## wip/sierra
==> flow/design.v <==
module Cfu (
    input               cmd_valid,
    output              cmd_ready,
    input      [9:0]    cmd_payload_function_id,
    input      [31:0]   cmd_payload_inputs_0,
    input      [31:0]   cmd_payload_inputs_1,
    output reg          rsp_valid,
    input               rsp_ready,
    output reg [31:0]   rsp_payload_outputs_0,
    input               reset,
    input               clk
);
    wire signed [15:0] prod_0, prod_1, prod_2, prod_3;
    assign prod_0 = ($signed(cmd_payload_inputs_0[7:0])) * $signed(cmd_payload_inputs_1[7:0]);
    assign prod_1 = ($signed(cmd_payload_inputs_0[15:8])) * $signed(cmd_payload_inputs_1[15:8]);
    assign prod_2 = ($signed(cmd_payload_inputs_0[23:16])) * $signed(cmd_payload_inputs_1[23:16]);
    assign prod_3 = ($signed(cmd_payload_inputs_0[31:24])) * $signed(cmd_payload_inputs_1[31:24]);
    wire signed [31:0] sum_prods;
    assign sum_prods = prod_0 + prod_1 + prod_2 + prod_3;
    assign cmd_ready = ~rsp_valid;   
    always @(posedge clk) begin
        if (reset) begin
            rsp_payload_outputs_0 <= 32'b0;
            rsp_valid <= 1'b0;
        end else if (rsp_valid) begin
                rsp_valid <= ~rsp_ready;
            end else if (cmd_valid) begin
                    rsp_valid <= 1'b1;
                    rsp_payload_outputs_0 <= |cmd_payload_function_id[9:3]
                        ? 32'b0
                        : rsp_payload_outputs_0 + sum_prods;
                end
            end
endmodule
Settings: LEC_CHECK=0, CAP_MARGIN=20, CELL_PAD_IN_SITES_DETAIL_PLACEMENT=1, CORE_ASPECT_RATIO=0.52, CORE_MARGIN=5, CORE_UTILIZATION=17, CTS_CLUSTER_DIAMETER=215, CTS_CLUSTER_SIZE=63, GPL_ROUTABILITY_DRIVEN=1, GPL_TIMING_DRIVEN=0, HOLD_SLACK_MARGIN=0.26, MAX_ROUTING_LAYER=met4, MIN_ROUTING_LAYER=met1, PLACE_DENSITY=0.72, SLEW_MARGIN=40, TNS_END_PERCENT=90; clock period 19.3 ns.
run.sh (not shown) runs the stock make flow with config.mk's settings and CLKGATE_MAP_FILE=.
wip/sierra finished every step from synthesis to the final layout, and the layout passed the timing, design-rule and antenna checks.
For wip/xenon, these inputs were changed with respect to wip/sierra:
- an added SETUP_SLACK_MARGIN of 1.35
- a change of CTS_CLUSTER_SIZE from 63 to 25
- a deleted HOLD_SLACK_MARGIN that had been 0.26
- a deleted CORE_ASPECT_RATIO that had been 0.52
- a deleted CELL_PAD_IN_SITES_DETAIL_PLACEMENT that had been 1
- a deleted PLACE_DENSITY that had been 0.72
- a change of CTS_CLUSTER_DIAMETER from 215 to 28
- a change of MAX_ROUTING_LAYER from met4 to met5
- an added PLACE_DENSITY_LB_ADDON of 0.24
- a change of CORE_UTILIZATION from 17 to 72
- a deleted GPL_TIMING_DRIVEN that had been 0
- a deleted TNS_END_PERCENT that had been 90
- a change of CORE_MARGIN from 5 to 2
- a change of the clock period (ns, I/O delays scaled along) from 19.3 to 10.7
Findings:
- wip/sierra finished end to end and its layout was clean on timing, DRC and antenna.
- Status: wip/xenon FAILED at 5_1_grt (tool error)
- | maximum clock path buffer count | wip/xenon vs wip/sierra | ≈ equal |
- Changes observed in wip/xenon relative to wip/sierra: number of distinct library cell variants in the gate-level netlist after synthesis about even, instance area after placement about even, height of the chip fell 34%, fraction of the core area occupied by cells at floorplan rose 56 points.
Modified inputs, wip/pepper compared to wip/xenon
- removing CTS_CLUSTER_SIZE (formerly 25)
- removing MAX_ROUTING_LAYER (formerly met5)
- removing SETUP_SLACK_MARGIN (formerly 1.35)
- changing CORE_UTILIZATION from 72 to 41
- removing GPL_ROUTABILITY_DRIVEN (formerly 1)
- removing PLACE_DENSITY_LB_ADDON (formerly 0.24)
- removing CTS_CLUSTER_DIAMETER (formerly 28)
- removing MIN_ROUTING_LAYER (formerly met1)
- changing SLEW_MARGIN from 40 to 20
- changing the clock period (ns, I/O delays scaled along) from 10.7 to 11.6
[summary]
- Every stage of the flow completed for wip/pepper, and the final layout passed the timing, design-rule and antenna checks.
- Count of buffers added by post-CTS timing repair for setup sits lower in wip/pepper than in wip/xenon.
- From wip/xenon to wip/pepper the numbers moved as follows: floorplan row count moved up, worst slack at placement picked up an extra 0.55 ns.
- Changes observed in wip/pepper relative to wip/xenon: area after detailed placement -about 4%; die area went up; HPWL after detailed placement decreased 11%; chip height has increased.
- Diff wip/xenon -> wip/pepper | post-placement cell count | up by a few percent
- Number of instances resized during post-cts repair, wip/xenon and wip/pepper: smaller value in wip/pepper


RTL: the design.v shown in full above, as it stands there.
clock: 19.3 ns
lec_check: 0
cap_margin: 40
cell_pad_in_sites_detail_placement: 1
core_aspect_ratio: 0.52
core_margin: 5
core_utilization: 17
cts_cluster_diameter: 173
cts_cluster_size: 63
gpl_routability_driven: 1
max_routing_layer: met5
min_routing_layer: met1
place_density_lb_addon: 0.02
slew_margin: 40
tns_end_percent: 90
The first run finished with timing, DRC and antenna clean.
Rerun with:
- CAP_MARGIN: 40 -> 20
- CELL_PAD_IN_SITES_DETAIL_PLACEMENT: 1 -> default
- CORE_ASPECT_RATIO: 0.52 -> default
- CORE_MARGIN: 5 -> 2
- CORE_UTILIZATION: 17 -> 40
- CTS_CLUSTER_DIAMETER: 173 -> default
- CTS_CLUSTER_SIZE: 63 -> default
- GPL_ROUTABILITY_DRIVEN: 1 -> default
- MAX_ROUTING_LAYER: met5 -> default
- MIN_ROUTING_LAYER: met1 -> default
- PLACE_DENSITY_LB_ADDON: 0.02 -> default
- SLEW_MARGIN: 40 -> 20
- TNS_END_PERCENT: 90 -> default
- clock period: 19.3 -> 12.0 ns (I/O delays scaled with it)
First-iteration DRC count rose by 15%.
Design area fell by 4.6%.
Sequential share of layout area rose by 0.19 points.
Global-route usage rose by 6.9 points.
Via count stays flat.
Wire length fell by 36%.
Register-to-register slack gets worse by 6.8 ns.
Hold slack gets worse by 0.0060 ns.
Rerun with:
- CORE_ASPECT_RATIO: default -> 1.26
- CORE_UTILIZATION: 40 -> 33
- GPL_ROUTABILITY_DRIVEN: default -> 0
- SETUP_SLACK_MARGIN: default -> -1.13
- SLEW_MARGIN: 20 -> 5
- TNS_END_PERCENT: default -> 15
After rerunning: The new run produced a clean layout. Synthesized cell count stays the same. Global-route usage went down by 2.7 points. Count of clock-buffer cells in the layout stays the same. Non-clock buffer count went up by 2. Worst hold slack stays flat. Design area went up by 0.99%. Worst setup slack barely changes. Routed wire length went up by 2.4%. Synthesized area does not change.
Rerun with:
- CORE_UTILIZATION: 33 -> 26
- PLACE_DENSITY: default -> 0.82
Outcome:
- global-route usage falls by 3.4 points
- fmax stays flat
- sequential cell count does not change
- area after synthesis does not change
- final area rose slightly


== v17 ==
Starts from the design.v that is shown in full above.
clock: 9.78 ns
lec_check: 0
cap_margin: 20
core_margin: 2
core_utilization: 59
slew_margin: 20
v17 ran in full, but the layout does not pass; the checks complain about setup timing.
Here is what was changed in the inputs of v14 compared with v17.
Settings: putting PLACE_DENSITY at 0.36 where nothing was set; swapping 59 for 72 in CORE_UTILIZATION; putting CTS_CLUSTER_DIAMETER at 388 where nothing was set; swapping 9.78 for 5.45 in the clock period (ns, I/O delays scaled along).
- v17 → v14: number of gates given a new drive strength after cts climbed about 6%, async set or reset register ratio after synthesis barely changed.
- On horizontal extent of the die, the higher figure sits with v17, not v14.
- The log for v14 ends in global routing with error GRT-0116, so the run never completed.
- Taking v17 over v14, the number of placement rows ratio works out to 1.10.
- Higher core utilization at floorplan among v14 and v17: v14
- Floorplan die area was higher in v17 than in v14.
Edits applied to the flow inputs when going from v14 to v45:
Settings: CTS_CLUSTER_SIZE now 31, previously not set; CTS_CLUSTER_DIAMETER no longer set, was 388; PLACE_DENSITY no longer set, was 0.36; CORE_UTILIZATION now 68, was 72; the clock period (ns, I/O delays scaled along) now 8.64, was 5.45.
## What came out
Complete run, failing final checks: v45, reason setup timing.
v45 vs v14: post-place instance area down slightly
Routability-driven placement congestion ratio, v14 and v45: lower on v45
v45 vs v14, number of rows created at floorplan went up by 2.
v45 vs. v14: area of the core now sits higher; setup fix buffers added after clock tree synthesis fell by 13; synthesized-area fraction occupied by xor and xnor cells flat; post-synthesis sequential element count roughly the same; fraction of the mapped netlist area in adder cells has remained practically unchanged.
Re post-synth tally of flip-flops with integrated enable: no difference whatsoever between v45 and v14.
v45: floorplan core density lower than v14
Changes in v47 relative to v45:
Settings: a change of CORE_UTILIZATION from 68 to 71; a change of CTS_CLUSTER_SIZE from 31 to 68; an added PLACE_DENSITY_LB_ADDON of 0.24; a change of the clock period (ns, I/O delays scaled along) from 8.64 to 9.92.
Results
- As the logs show, v47 stopped at global routing after a tool error, so it never reached the end of the flow.
- Delta(placeable core region, v47 - v45) < 0
- In v47, the global placer's final weighted congestion came out 0.038 above the value in v45.
- Effective utilization at floorplan, v47 and v45: higher on v47
- Of v47 and v45, the higher number of rows in the core area belongs to v45.
- As of v47, number of cells upsized or downsized after cts had fallen by more than 10% compared to v45.
- Against v45 as the reference, v47 delivers a lower cell count after placement.
- Against v45 as the reference, v47 delivers a lower total cell area at the placement stage.
- NOTE number of setup buffers added after CTS v45->v47 decreased by more than half
- Relative to v45, the total die area measured on v47 has decreased by a few percent.
- Synthesized cell count came out exactly the same in v47 and v45.


## branch fjord
// Cfu: RTL as listed in full above, without the edits since
Settings: LEC_CHECK=0, CAP_MARGIN=20, CORE_MARGIN=2, CORE_UTILIZATION=63, SLEW_MARGIN=20; clock period 9.19 ns.
To summarise branch fjord: no stage aborted, but the layout did not pass its checks, failing on setup timing.
> inputs changed (branch fjord -> branch amber)
Settings: PLACE_DENSITY now 0.66, previously not set; CORE_UTILIZATION now 72, was 63; CTS_CLUSTER_SIZE now 40, previously not set.
==> results <==
- Status(branch amber) = ERROR, stage = 5_1_grt
- When branch amber is measured against branch fjord, its post-cts sizing count turns out 22 higher.
- branch amber vs branch fjord: y dimension of the die down
- Diff branch fjord..branch amber | post-synthesis mux area share | unchanged
- Number of buffers inserted by post-CTS setup repair (branch amber vs. branch fjord) decreases by more than a quarter


Setup of job 8841:
Starts from the design.v that is shown in full above.
==> flow/config.mk <==
export PLATFORM = sky130hd
export DESIGN_NAME = Cfu
export DESIGN_NICKNAME = Cfu
export VERILOG_FILES = /design/flow/design.v
export SDC_FILE = /design/flow/constraint.sdc
export NUM_CORES = 4
export LEC_CHECK = 0
export CAP_MARGIN = 20
export CELL_PAD_IN_SITES_DETAIL_PLACEMENT = 2
export CORE_MARGIN = 2
export CORE_UTILIZATION = 58
export GPL_TIMING_DRIVEN = 0
export HOLD_SLACK_MARGIN = 0.23
export MAX_ROUTING_LAYER = met5
export SLEW_MARGIN = 20
==> flow/constraint.sdc <==
create_clock -name core_clock -period 12.0 [get_ports {clk}]
set_input_delay 2.4000 -clock core_clock [delete_from_list [all_inputs] [get_ports {clk}]]
set_output_delay 2.4000 -clock core_clock [all_outputs]
set_load 0.01 [all_outputs]
Status: job 8841 FAILED at 3_5_place_dp (tool error)
## Diff of input files: job 1111 against job 8841
Settings: putting PLACE_DENSITY_LB_ADDON at 0.29 where nothing was set; clearing GPL_TIMING_DRIVEN, which used to be 0; swapping 58 for 65 in CORE_UTILIZATION; clearing CELL_PAD_IN_SITES_DETAIL_PLACEMENT, which used to be 2; putting CORE_ASPECT_RATIO at 0.5 where nothing was set; clearing HOLD_SLACK_MARGIN, which used to be 0.23; clearing MAX_ROUTING_LAYER, which used to be met5.
[summary]
- Job 1111 finished every step from synthesis to the final layout, and the layout passed the timing, design-rule and antenna checks.
- Job 1111 -> job 8841: netlist area before placement delta 0, exact match
- Die extent in x was lower in job 8841 than in job 1111.
- From job 8841 to job 1111 the numbers moved as follows: simple-gate area share of the yosys netlist about even; routability congestion estimate from global placement rose 0.093; die height fell 32%; tally of unique sky130hd cells used after synthesis about even; total die size fell 10%.
- Taking job 8841 as the reference point, the cell row count of job 1111 falls by 19.
- Changes observed in job 1111 relative to job 8841: number of cells produced by synthesis has remained practically unchanged; I/O pin total closely matched the old numbers; count of buffers from port buffering flat.
The inputs of job 1579 differ from those of job 1111 as listed below.
Settings: putting GPL_TIMING_DRIVEN at 0 where nothing was set; putting HOLD_SLACK_MARGIN at 0.23 where nothing was set; swapping 65 for 40 in CORE_UTILIZATION; clearing CORE_ASPECT_RATIO, which used to be 0.5; putting MAX_ROUTING_LAYER at met4 where nothing was set; clearing PLACE_DENSITY_LB_ADDON, which used to be 0.29.
Notes after the runs:
- Job 1579 was carried through to the last stage, and its layout satisfied the timing, design-rule and antenna checks.
- Job 1111 → job 1579: utilization after layout decreased by 29 points relative to the old numbers; met1 routing resource usage after global routing decreased by 17 points relative to the old numbers; die area increased by about 60% relative to the old numbers; fmax increased by 0.86 MHz relative to the old numbers.
diff inputs: job 1579 => job 1064
Settings: swapping 0 for 1 in GPL_TIMING_DRIVEN; swapping 40 for 22 in CORE_UTILIZATION; putting CELL_PAD_IN_SITES_DETAIL_PLACEMENT at 0 where nothing was set; putting MIN_ROUTING_LAYER at met1 where nothing was set; putting CTS_CLUSTER_SIZE at 98 where nothing was set; swapping 20 for 30 in SLEW_MARGIN.
Results
Summary of job 1064 over job 1579: clock-pin slew on the worst setup and hold paths neither gained nor lost much; wire length of the first global-routing pass increased 6.7%; total global-route track usage saw a decrease.


lane 1:
RTL: the design.v shown in full above, as it stands there.
export LEC_CHECK = 0
export CAP_MARGIN = 20
export CELL_PAD_IN_SITES_DETAIL_PLACEMENT = 0
export CORE_MARGIN = 2
export CORE_UTILIZATION = 22
export CTS_CLUSTER_SIZE = 98
export GPL_TIMING_DRIVEN = 1
export HOLD_SLACK_MARGIN = 0.23
export MAX_ROUTING_LAYER = met5
export MIN_ROUTING_LAYER = met1
export SLEW_MARGIN = 20
create_clock -name core_clock -period 12.0 [get_ports {clk}]
Lane 1 went all the way through synthesis, placement and routing and the layout is clean on timing, DRC and antenna.
## Diff of input files: lane 2 against lane 1
- an added PLACE_DENSITY of 0.56
- a change of CTS_CLUSTER_SIZE from 98 to 99
- a deleted GPL_TIMING_DRIVEN that had been 1
- a change of CORE_UTILIZATION from 22 to 38
- a deleted CELL_PAD_IN_SITES_DETAIL_PLACEMENT that had been 0
- a deleted MIN_ROUTING_LAYER that had been met1
- a deleted HOLD_SLACK_MARGIN that had been 0.23
- an added CTS_CLUSTER_DIAMETER of 292
- a deleted MAX_ROUTING_LAYER that had been met5
==> results <==
Lane 2 against lane 1: final worst setup slack fell 95 ps, final worst-path cycle share rose 0.79 points, met3 wire length decreased 13%, latest clock arrival within the worst-skew pair held steady. In the metrics for lane 2 and lane 1, the one carrying the higher non-clock buffer count is lane 2. When lane 2 is measured against lane 1, its clock skew turns out 4.3 ps higher.
Modified inputs, lane 3 compared to lane 2
- a change of CTS_CLUSTER_SIZE from 99 to 98
- an added GPL_TIMING_DRIVEN of 1
- a change of CORE_UTILIZATION from 38 to 22
- a deleted CTS_CLUSTER_DIAMETER that had been 292
- an added MAX_ROUTING_LAYER of met5
- an added CELL_PAD_IN_SITES_DETAIL_PLACEMENT of 1
- a deleted PLACE_DENSITY that had been 0.56
- an added HOLD_SLACK_MARGIN of 0.23
- an added MIN_ROUTING_LAYER of met2
For lane 2 and lane 3, there was not a single run that failed to finish clean. Against lane 2, total via count after detailed routing in lane 3 rose by more than a quarter. Layout overhead on the synthesized area (higher): lane 3. Lane 3 vs. lane 2: maximum frequency held; placed instance area went up 2.9%; met3 track demand over resource in global routing went up 25 points. | peak fanout along the critical path | higher: lane 3 |. Route | lane 3 vs lane 2 | wire longer in lane 3. Lane 3 vs. lane 2: transition time of the tightest slew-check pin moved down; total routing resource utilization after global routing moved up; tightest slew margin relative to the limit moved up.
Input changes introduced in lane 4 (baseline for comparison: lane 3):
- SETUP_SLACK_MARGIN: unset -> -1.13
- CELL_PAD_IN_SITES_DETAIL_PLACEMENT: 1 -> unset
- CORE_ASPECT_RATIO: unset -> 1.26
- MAX_ROUTING_LAYER: met5 -> unset
- HOLD_SLACK_MARGIN: 0.23 -> unset
- MIN_ROUTING_LAYER: met2 -> unset
- TNS_END_PERCENT: unset -> 15
- CTS_CLUSTER_SIZE: 98 -> unset
- CORE_UTILIZATION: 22 -> 40
- GPL_TIMING_DRIVEN: 1 -> unset
## What came out
Global-route wire length before repair ends up lower on lane 4. In lane 4, the finished layout cell area came out about 3.5% below the value in lane 3. Maximum number of buffers from clock root to sink: lane 3 vs lane 4 identical. Summary of lane 4 over lane 3: setup slack shows an increase of 66 ps; total wire length after detailed routing now smaller. Of lane 3 and lane 4, the higher upper clock frequency limit belongs to lane 4. Sum of met3 wire segment lengths after detailed routing (lane 4 over lane 3): decrease, 94%. In the flow results for lane 3 and lane 4, the met2 global-route usage is smaller on lane 3. As far as post-detailed-route count of antenna-violating nets goes, lane 3 and lane 4 are indistinguishable; the numbers are identical.
